== wip/harbor ==
// distorter_pipelined_368
module distorter_pipelined_368 #(parameter INT_WIDTH = 4,
                                 FRACT_WIDTH = 12,
                                 DATA_WIDTH = INT_WIDTH + FRACT_WIDTH)
                                (input wire clk_368,
                                 input wire rst_n,
                                 input wire signed [DATA_WIDTH-1 : 0] in_r,
                                 input wire signed [DATA_WIDTH-1 : 0] in_i,
                                 input wire signed [DATA_WIDTH-1 : 0] a10_r,
                                 input wire signed [DATA_WIDTH-1 : 0] a10_i,
                                 input wire signed [DATA_WIDTH-1 : 0] a30_r,
                                 input wire signed [DATA_WIDTH-1 : 0] a30_i,
                                 input wire signed [DATA_WIDTH-1 : 0] a50_r,
                                 input wire signed [DATA_WIDTH-1 : 0] a50_i,
                                 output reg signed [DATA_WIDTH-1 : 0] out_r,
                                 output reg signed [DATA_WIDTH-1 : 0] out_i);
Size: about 11000 cells after synthesis, roughly 160 I/O pins, about 0.11 sq mm of cells after synthesis.
export LEC_CHECK = 0
export ABC_AREA = 0
export CAP_MARGIN = 5
export CELL_PAD_IN_SITES_GLOBAL_PLACEMENT = 0
export CORE_ASPECT_RATIO = 0.99
export CORE_MARGIN = 2
export CORE_UTILIZATION = 72
export HOLD_SLACK_MARGIN = 0.06
export MIN_ROUTING_LAYER = met1
export PLACE_DENSITY = 0.64
export SETUP_SLACK_MARGIN = 0.76
export SLEW_MARGIN = 35
export TNS_END_PERCENT = 40
create_clock -name core_clock -period 7.3 [get_ports {clk_368}]
run.sh (not shown) runs the stock make flow with config.mk's settings and CLKGATE_MAP_FILE=.
wip/harbor completed end to end; final checks failed (negative setup slack).
Changes in wip/juniper relative to wip/harbor:
Settings: swapping 0.76 for 0.77 in SETUP_SLACK_MARGIN; clearing HOLD_SLACK_MARGIN, which used to be 0.06; swapping 0 for 1 in ABC_AREA; swapping 35 for 20 in SLEW_MARGIN; swapping 5 for 0 in CAP_MARGIN; swapping 0.99 for 0.64 in CORE_ASPECT_RATIO; swapping 7.3 for 2.58 in the clock period (ns, I/O delays scaled along).
==> comparison <==
wip/juniper: it failed with a tool error in global routing (5_1_grt), so there are no final results. Number of resized instances in the post-cts repair step grows by more than half when moving from wip/harbor to wip/juniper. As far as maximum buffer depth of the clock tree goes, wip/juniper and wip/harbor are indistinguishable; the numbers are identical. Re hold buffer count at CTS: wip/harbor and wip/juniper aren't equal, and the higher value belongs to wip/juniper. wip/harbor → wip/juniper: instance area at placement now sits higher; HPWL reported at the end of detailed placement now sits higher. Measured against wip/harbor, the count of cell types in the netlist of wip/juniper comes out at 0.76 times the reference value. Compared with wip/harbor, in wip/juniper die extent in y went down; mux cell area share after synthesis has remained practically unchanged; floorplan die area rose 4.7%; sequential-to-total area share from yosys stat shows a reduction of 0.62 points; chip area in the Yosys report saw an increase.
Input changes introduced in wip/ember (baseline for comparison: wip/juniper):
Settings: removing CELL_PAD_IN_SITES_GLOBAL_PLACEMENT (formerly 0); removing PLACE_DENSITY (formerly 0.64); setting CTS_CLUSTER_SIZE to 72 for the first time; setting HOLD_SLACK_MARGIN to 0.29 for the first time; removing TNS_END_PERCENT (formerly 40); setting PLACE_DENSITY_LB_ADDON to 0.01 for the first time; removing ABC_AREA (formerly 1); removing CORE_ASPECT_RATIO (formerly 0.64); changing SETUP_SLACK_MARGIN from 0.77 to 2.01; removing MIN_ROUTING_LAYER (formerly met1); changing the clock period (ns, I/O delays scaled along) from 2.58 to 6.86.
Findings:
- wip/juniper: it failed with a tool error in global routing (5_1_grt), so there are no final results.
- wip/ember finished all stages; layout check result: FAIL, due to negative setup slack.
- Compared wip/ember vs wip/juniper, and yosys-reported design area after synthesis is down in wip/ember.
- Die outline height up 71 um in wip/ember wrt wip/juniper
- Re synthesized area: wip/juniper was higher than wip/ember.
- wip/ember against wip/juniper: floorplan core density did not really move; area fraction in mux cells did not really move; number of buffers added to fix hold violations after cts went down; total CTS buffers went up.
- Cell count after synthesis was lower in the run labelled wip/ember.
--- input diff wip/ember..wip/sierra ---
Settings: CTS_CLUSTER_SIZE no longer set, was 72; SETUP_SLACK_MARGIN no longer set, was 2.01; PLACE_DENSITY_LB_ADDON no longer set, was 0.01; CAP_MARGIN now 20, was 0; HOLD_SLACK_MARGIN no longer set, was 0.29; CORE_UTILIZATION now 25, was 72; the clock period (ns, I/O delays scaled along) now 8.64, was 6.86.
Results
- wip/sierra: PASS, flow complete, no timing, DRC or antenna violations
- wip/sierra ends up with lower count of plain and timing-repair buffers than wip/ember does.
- Against wip/ember, wip/sierra reports a number of standard-cell rows in the floorplan that is higher.
- Overall track demand over capacity in global routing (lower): wip/sierra
- | met1 routing resource usage after global routing | lower: wip/sierra |

* * *

P:
The RTL this note starts from:
==> flow/design.v <==
module distorter_pipelined_368 #(parameter INT_WIDTH = 4,
                                 FRACT_WIDTH = 12,
                                 DATA_WIDTH = INT_WIDTH + FRACT_WIDTH)
                                (input wire clk_368,
                                 input wire rst_n,
                                 input wire signed [DATA_WIDTH-1 : 0] in_r,
                                 input wire signed [DATA_WIDTH-1 : 0] in_i,
                                 input wire signed [DATA_WIDTH-1 : 0] a10_r,
                                 input wire signed [DATA_WIDTH-1 : 0] a10_i,
                                 input wire signed [DATA_WIDTH-1 : 0] a30_r,
                                 input wire signed [DATA_WIDTH-1 : 0] a30_i,
                                 input wire signed [DATA_WIDTH-1 : 0] a50_r,
                                 input wire signed [DATA_WIDTH-1 : 0] a50_i,
                                 output reg signed [DATA_WIDTH-1 : 0] out_r,
                                 output reg signed [DATA_WIDTH-1 : 0] out_i);
    wire signed [2*DATA_WIDTH-1 : 0] xin_r, xin_i;
    wire signed [DATA_WIDTH-1 : 0] xin_trunc_r, xin_trunc_i;
    wire signed [DATA_WIDTH-1 : 0] abs_squared;
    wire signed [2*DATA_WIDTH-1 : 0] abs_pwr_four;
    wire signed [DATA_WIDTH-1 : 0] abs_pwr_four_trunc;
    wire signed [2*DATA_WIDTH-1 : 0] half_mul1_r;
    wire signed [DATA_WIDTH-1 : 0] half_mul1_trunc_r;
    wire signed [2*DATA_WIDTH-1 : 0] half_mul1_i;
    wire signed [DATA_WIDTH-1 : 0] half_mul1_trunc_i;
    wire signed [DATA_WIDTH-1 : 0] add1_r;
    wire signed [DATA_WIDTH-1 : 0] add1_i;
    wire signed [2*DATA_WIDTH-1 : 0] half_mul2_r;
    wire signed [DATA_WIDTH-1 : 0] half_mul2_trunc_r;
    wire signed [2*DATA_WIDTH-1 : 0] half_mul2_i;
    wire signed [DATA_WIDTH-1 : 0] half_mul2_trunc_i;
    wire signed [DATA_WIDTH-1 : 0] add2_r;
    wire signed [DATA_WIDTH-1 : 0] add2_i;
    wire signed [2*DATA_WIDTH-1 : 0] mul1;
    wire signed [DATA_WIDTH-1 : 0] mul1_trunc;
    wire signed [2*DATA_WIDTH-1 : 0] mul2;
    wire signed [DATA_WIDTH-1 : 0] mul2_trunc;
    wire signed [2*DATA_WIDTH-1 : 0] mul3;
    wire signed [DATA_WIDTH-1 : 0] mul3_trunc;
    wire signed [2*DATA_WIDTH-1 : 0] mul4;
    wire signed [DATA_WIDTH-1 : 0] mul4_trunc;
    reg signed [DATA_WIDTH-1 : 0] in_r_reg1, in_i_reg1, in_r_reg2, in_i_reg2, in_r_reg3, in_i_reg3, in_r_reg4, in_i_reg4;
    wire signed [DATA_WIDTH-1 : 0] out_r_comb, out_i_comb;
    reg signed [DATA_WIDTH-1 : 0] a10_r_reg1, a10_i_reg1, a10_r_reg2, a10_i_reg2, a10_r_reg3, a10_i_reg3;
    reg signed [DATA_WIDTH-1 : 0] a30_r_reg1, a30_i_reg1, a30_r_reg2, a30_i_reg2;
    reg signed [DATA_WIDTH-1 : 0] a50_r_reg1, a50_i_reg1, a50_r_reg2, a50_i_reg2, a50_r_reg3, a50_i_reg3;
    reg signed [DATA_WIDTH-1 : 0] abs_squared_reg;
    reg signed [DATA_WIDTH-1 : 0] half_mul1_trunc_r_reg, half_mul1_trunc_i_reg;
    reg signed [DATA_WIDTH-1 : 0] abs_pwr_four_trunc_reg;
    reg signed [DATA_WIDTH-1 : 0] add1_r_reg, add1_i_reg;
    reg signed [DATA_WIDTH-1 : 0] half_mul2_trunc_r_reg, half_mul2_trunc_i_reg;
    reg signed [DATA_WIDTH-1 : 0] add2_r_reg;
    reg signed [DATA_WIDTH-1 : 0] add2_i_reg;
    reg signed [DATA_WIDTH-1 : 0] in_r_reg5, in_i_reg5;
    always@(posedge clk_368 or negedge rst_n)
    begin
        if (!rst_n)
        begin
            in_r_reg1              <= 'd0;
            in_i_reg1              <= 'd0;
            in_r_reg2              <= 'd0;
            in_i_reg2              <= 'd0;
            in_r_reg3              <= 'd0;
            in_i_reg3              <= 'd0;
            in_r_reg4              <= 'd0;
            in_i_reg4              <= 'd0;
            out_r                  <= 'd0;
            out_i                  <= 'd0;
            a10_r_reg1             <= 'd0;
            a10_i_reg1             <= 'd0;
            a10_r_reg2             <= 'd0;
            a10_i_reg2             <= 'd0;
            a10_r_reg3             <= 'd0;
            a10_i_reg3             <= 'd0;
            a30_r_reg1             <= 'd0;
            a30_i_reg1             <= 'd0;
            a30_r_reg2             <= 'd0;
            a30_i_reg2             <= 'd0;
            a50_r_reg1             <= 'd0;
            a50_i_reg1             <= 'd0;
            a50_r_reg2             <= 'd0;
            a50_i_reg2             <= 'd0;
            a50_r_reg3             <= 'd0;
            a50_i_reg3             <= 'd0;
            abs_squared_reg        <= 'd0;
            half_mul1_trunc_r_reg  <= 'd0;
            half_mul1_trunc_i_reg  <= 'd0;
            abs_pwr_four_trunc_reg <= 'd0;
            add1_r_reg             <= 'd0;
            add1_i_reg             <= 'd0;
            half_mul2_trunc_r_reg  <= 'd0;
            half_mul2_trunc_i_reg  <= 'd0;
            add2_r_reg             <= 'd0;
            add2_i_reg             <= 'd0;
            in_r_reg5              <= 'd0;
            in_i_reg5              <= 'd0;
        end
        else
        begin
            in_r_reg1              <= in_r;
            in_i_reg1              <= in_i;
            in_r_reg2              <= in_r_reg1;
            in_i_reg2              <= in_i_reg1;
            in_r_reg3              <= in_r_reg2;
            in_i_reg3              <= in_i_reg2;
            in_r_reg4              <= in_r_reg3;
            in_i_reg4              <= in_i_reg3;
            out_r                  <= out_r_comb;
            out_i                  <= out_i_comb;
            a10_r_reg1             <= a10_r;
            a10_i_reg1             <= a10_i;
            a10_r_reg2             <= a10_r_reg1;
            a10_i_reg2             <= a10_i_reg1;
            a10_r_reg3             <= a10_r_reg2;
            a10_i_reg3             <= a10_i_reg2;
            a30_r_reg1             <= a30_r;
            a30_i_reg1             <= a30_i;
            a30_r_reg2             <= a30_r_reg1;
            a30_i_reg2             <= a30_i_reg1;
            a50_r_reg1             <= a50_r;
            a50_i_reg1             <= a50_i;
            a50_r_reg2             <= a50_r_reg1;
            a50_i_reg2             <= a50_i_reg1;
            a50_r_reg3             <= a50_r_reg2;
            a50_i_reg3             <= a50_i_reg2;
            abs_squared_reg        <= abs_squared;
            half_mul1_trunc_r_reg  <= half_mul1_trunc_r;
            half_mul1_trunc_i_reg  <= half_mul1_trunc_i;
            abs_pwr_four_trunc_reg <= abs_pwr_four_trunc;
            add1_r_reg             <= add1_r;
            add1_i_reg             <= add1_i;
            half_mul2_trunc_r_reg  <= half_mul2_trunc_r;
            half_mul2_trunc_i_reg  <= half_mul2_trunc_i;
            add2_r_reg             <= add2_r;
            add2_i_reg             <= add2_i;
            in_r_reg5              <= in_r_reg4;
            in_i_reg5              <= in_i_reg4;
        end
    end
    assign xin_r       = in_r_reg1 * in_r_reg1;
    assign xin_trunc_r = xin_r >> (FRACT_WIDTH);
    assign xin_i       = in_i_reg1 * in_i_reg1;
    assign xin_trunc_i = xin_i >> (FRACT_WIDTH);
    assign abs_squared = xin_trunc_r + xin_trunc_i;
    assign abs_pwr_four       = abs_squared_reg * abs_squared_reg;
    assign abs_pwr_four_trunc = abs_pwr_four >> (FRACT_WIDTH);
    assign half_mul1_r       = abs_squared_reg * a30_r_reg2;
    assign half_mul1_trunc_r = half_mul1_r >> (FRACT_WIDTH);
    assign half_mul1_i       = abs_squared_reg * a30_i_reg2;
    assign half_mul1_trunc_i = half_mul1_i >> (FRACT_WIDTH);
    assign add1_r = half_mul1_trunc_r_reg + a10_r_reg3;
    assign add1_i = half_mul1_trunc_i_reg + a10_i_reg3;
    assign half_mul2_r       = abs_pwr_four_trunc_reg * a50_r_reg3;
    assign half_mul2_trunc_r = half_mul2_r >> (FRACT_WIDTH);
    assign half_mul2_i       = abs_pwr_four_trunc_reg * a50_i_reg3;
    assign half_mul2_trunc_i = half_mul2_i >> (FRACT_WIDTH);
    assign add2_r = half_mul2_trunc_r_reg + add1_r_reg;
    assign add2_i = half_mul2_trunc_i_reg + add1_i_reg;
    assign mul1       = add2_r_reg * in_r_reg5;
    assign mul1_trunc = mul1 >> (FRACT_WIDTH);
    assign mul2       = add2_i_reg * in_i_reg5;
    assign mul2_trunc = mul2 >> (FRACT_WIDTH);
    assign mul3       = add2_r_reg * in_i_reg5;
    assign mul3_trunc = mul3 >> (FRACT_WIDTH);
    assign mul4       = add2_i_reg * in_r_reg5;
    assign mul4_trunc = mul4 >> (FRACT_WIDTH);
    assign out_r_comb = mul1_trunc - mul2_trunc;
    assign out_i_comb = mul3_trunc + mul4_trunc;
endmodule
Settings: LEC_CHECK=0, ABC_AREA=0, CAP_MARGIN=5, CELL_PAD_IN_SITES_GLOBAL_PLACEMENT=1, CORE_ASPECT_RATIO=1.93, CORE_MARGIN=5, CORE_UTILIZATION=46, CTS_CLUSTER_DIAMETER=139, GPL_TIMING_DRIVEN=0, HOLD_SLACK_MARGIN=0.1, MAX_ROUTING_LAYER=met4, MIN_ROUTING_LAYER=met1, SLEW_MARGIN=40, TNS_END_PERCENT=5; clock period 7.78 ns.
Although P finished all stages, its layout failed final checks on setup timing.
The following lists how Q was set up differently from P:
Settings: a change of CORE_ASPECT_RATIO from 1.93 to 0.78; a change of CORE_UTILIZATION from 46 to 72; an added PLACE_DENSITY of 0.64; a deleted GPL_TIMING_DRIVEN that had been 0; an added SETUP_SLACK_MARGIN of 1.42; a deleted MAX_ROUTING_LAYER that had been met4; a deleted CTS_CLUSTER_DIAMETER that had been 139; a change of CORE_MARGIN from 5 to 2; a change of SLEW_MARGIN from 40 to 35; a deleted HOLD_SLACK_MARGIN that had been 0.1; a change of CELL_PAD_IN_SITES_GLOBAL_PLACEMENT from 1 to 0.
Notes after the runs:
Looking at the reports, Q completed the entire flow and the layout it produced met the timing, DRC and antenna checks.
Comparing P and Q, the lower utilization after layout is on P.
Number of cells on the critical path: Q higher than P
Fmax: Q higher than P
The detailed route wirelength on metal2 reported for Q is smaller than that of P by about 45%.
[compare] base=P new=Q: wire length now sits lower, total instance count after detailed placement down 1191.
Summary of the comparison: global-route usage is higher in Q, relative to P.
Q does better than P on worst hold slack.
Run comparison: P master of the slowest instance on the critical path sky130_fd_sc_hd__dfrtp_4; Q master of the slowest instance on the critical path sky130_fd_sc_hd__fa_1

* * *

== quartz ==
RTL: the design.v shown in full above, as it stands there.
export LEC_CHECK = 0
export CAP_MARGIN = 20
export CORE_MARGIN = 2
export CORE_UTILIZATION = 40
export SLEW_MARGIN = 20
create_clock -name core_clock -period 8.64 [get_ports {clk_368}]
diff inputs: quartz => willow
-- flow/config.mk --
<<< quartz, line 7
export LEC_CHECK = 0
export CAP_MARGIN = 20
export CORE_MARGIN = 2
export CORE_UTILIZATION = 40
export SLEW_MARGIN = 20
>>> willow, line 7
export LEC_CHECK = 0
export CAP_MARGIN = 20
export CELL_PAD_IN_SITES_GLOBAL_PLACEMENT = 0
export CORE_MARGIN = 2
export CORE_UTILIZATION = 32
export MIN_ROUTING_LAYER = met2
export SLEW_MARGIN = 25
==> flow/constraint.sdc <==
create_clock -name core_clock -period 13.9 [get_ports {clk_368}]
set_input_delay 2.7800 -clock core_clock [delete_from_list [all_inputs] [get_ports {clk_368}]]
set_output_delay 2.7800 -clock core_clock [all_outputs]
set_load 0.01 [all_outputs]
Notes after the runs:
For willow, the startpoint of the most critical setup path was in_r_reg1[3], unlike quartz, where it was in_r_reg5[6]. Row worst-path maximum fanout: willow lower / quartz higher. Fmax: willow below quartz. Timing endpoint of the critical path = out_r[15]: quartz; timing endpoint of the critical path = abs_squared_reg[15]: willow. Number of vias per cell after detailed routing was higher in the run labelled willow. Critical path depth: higher on willow. In willow, the met1 routing resource usage after global routing came out 28 points below the value in quartz. In terms of total area of sequential cells, willow and quartz differ only marginally. Changes observed in willow relative to quartz: pin count of the biggest net entering global routing lost 27, total global-route track usage picked up an extra 3.9 points.
Here is what was changed in the inputs of pepper compared with willow.
==> flow/config.mk <==
export PLATFORM = sky130hd
export DESIGN_NAME = distorter_pipelined_368
export DESIGN_NICKNAME = distorter_pipelined_368
export VERILOG_FILES = /design/flow/design.v
export SDC_FILE = /design/flow/constraint.sdc
export NUM_CORES = 4
export LEC_CHECK = 0
export CAP_MARGIN = 15
export CORE_MARGIN = 2
export CORE_UTILIZATION = 72
export SLEW_MARGIN = 20
==> flow/constraint.sdc <==
create_clock -name core_clock -period 5.98 [get_ports {clk_368}]
set_input_delay 1.1960 -clock core_clock [delete_from_list [all_inputs] [get_ports {clk_368}]]
set_output_delay 1.1960 -clock core_clock [all_outputs]
set_load 0.01 [all_outputs]
Findings:
- STATUS run=pepper STAGES=ALL_DONE FINAL_CHECKS=FAILED CAUSE=setup timing
- Relative to willow, die outline height decreased by 33% in pepper.
- On minimum clock period: between pepper and willow, it ends up higher for willow.
- pepper vs willow — setup slack after layout dropped 6.99 ns.
- pepper vs willow: utilization up
- The growth of design area from synthesis to finish reported for pepper is greater than that of willow by 12 points.
- From willow to pepper the numbers moved as follows: cell area after layout rose about 11%, met2 routing resource usage after global routing went up 40 points, routed wire length went up by about 20%, via total after detailed routing down about 12%.
Edits applied to the flow inputs when going from pepper to delta:
-- flow/config.mk --
<<< pepper, line 6
export NUM_CORES = 4
export LEC_CHECK = 0
export CAP_MARGIN = 15
export CORE_MARGIN = 2
export CORE_UTILIZATION = 72
export SLEW_MARGIN = 20
>>> delta, line 6
export NUM_CORES = 4
export LEC_CHECK = 0
export CAP_MARGIN = 20
export CORE_MARGIN = 2
export CORE_UTILIZATION = 9
export SLEW_MARGIN = 20
==> flow/constraint.sdc <==
create_clock -name core_clock -period 9.0 [get_ports {clk_368}]
set_input_delay 1.8000 -clock core_clock [delete_from_list [all_inputs] [get_ports {clk_368}]]
set_output_delay 1.8000 -clock core_clock [all_outputs]
set_load 0.01 [all_outputs]
==> comparison <==
delta finished every step from synthesis to the final layout, and the layout passed the timing, DRC and antenna checks. delta against pepper: wire length on met3 went down about 60%; synthesis-to-layout area growth went up; routed wire length down about 5%. Going from pepper to delta, violation count after the first detailed-routing iteration saw a decrease; least setup slack across all paths after layout higher. Number of well taps for delta is higher than for pepper. In the reports for pepper and delta, the larger floorplan die width belongs to delta. Met2 usage in global routing: pepper and delta compared, lower one is delta. pepper tops out at a higher clock frequency than delta. Global-route wire length before repair: lower on delta.
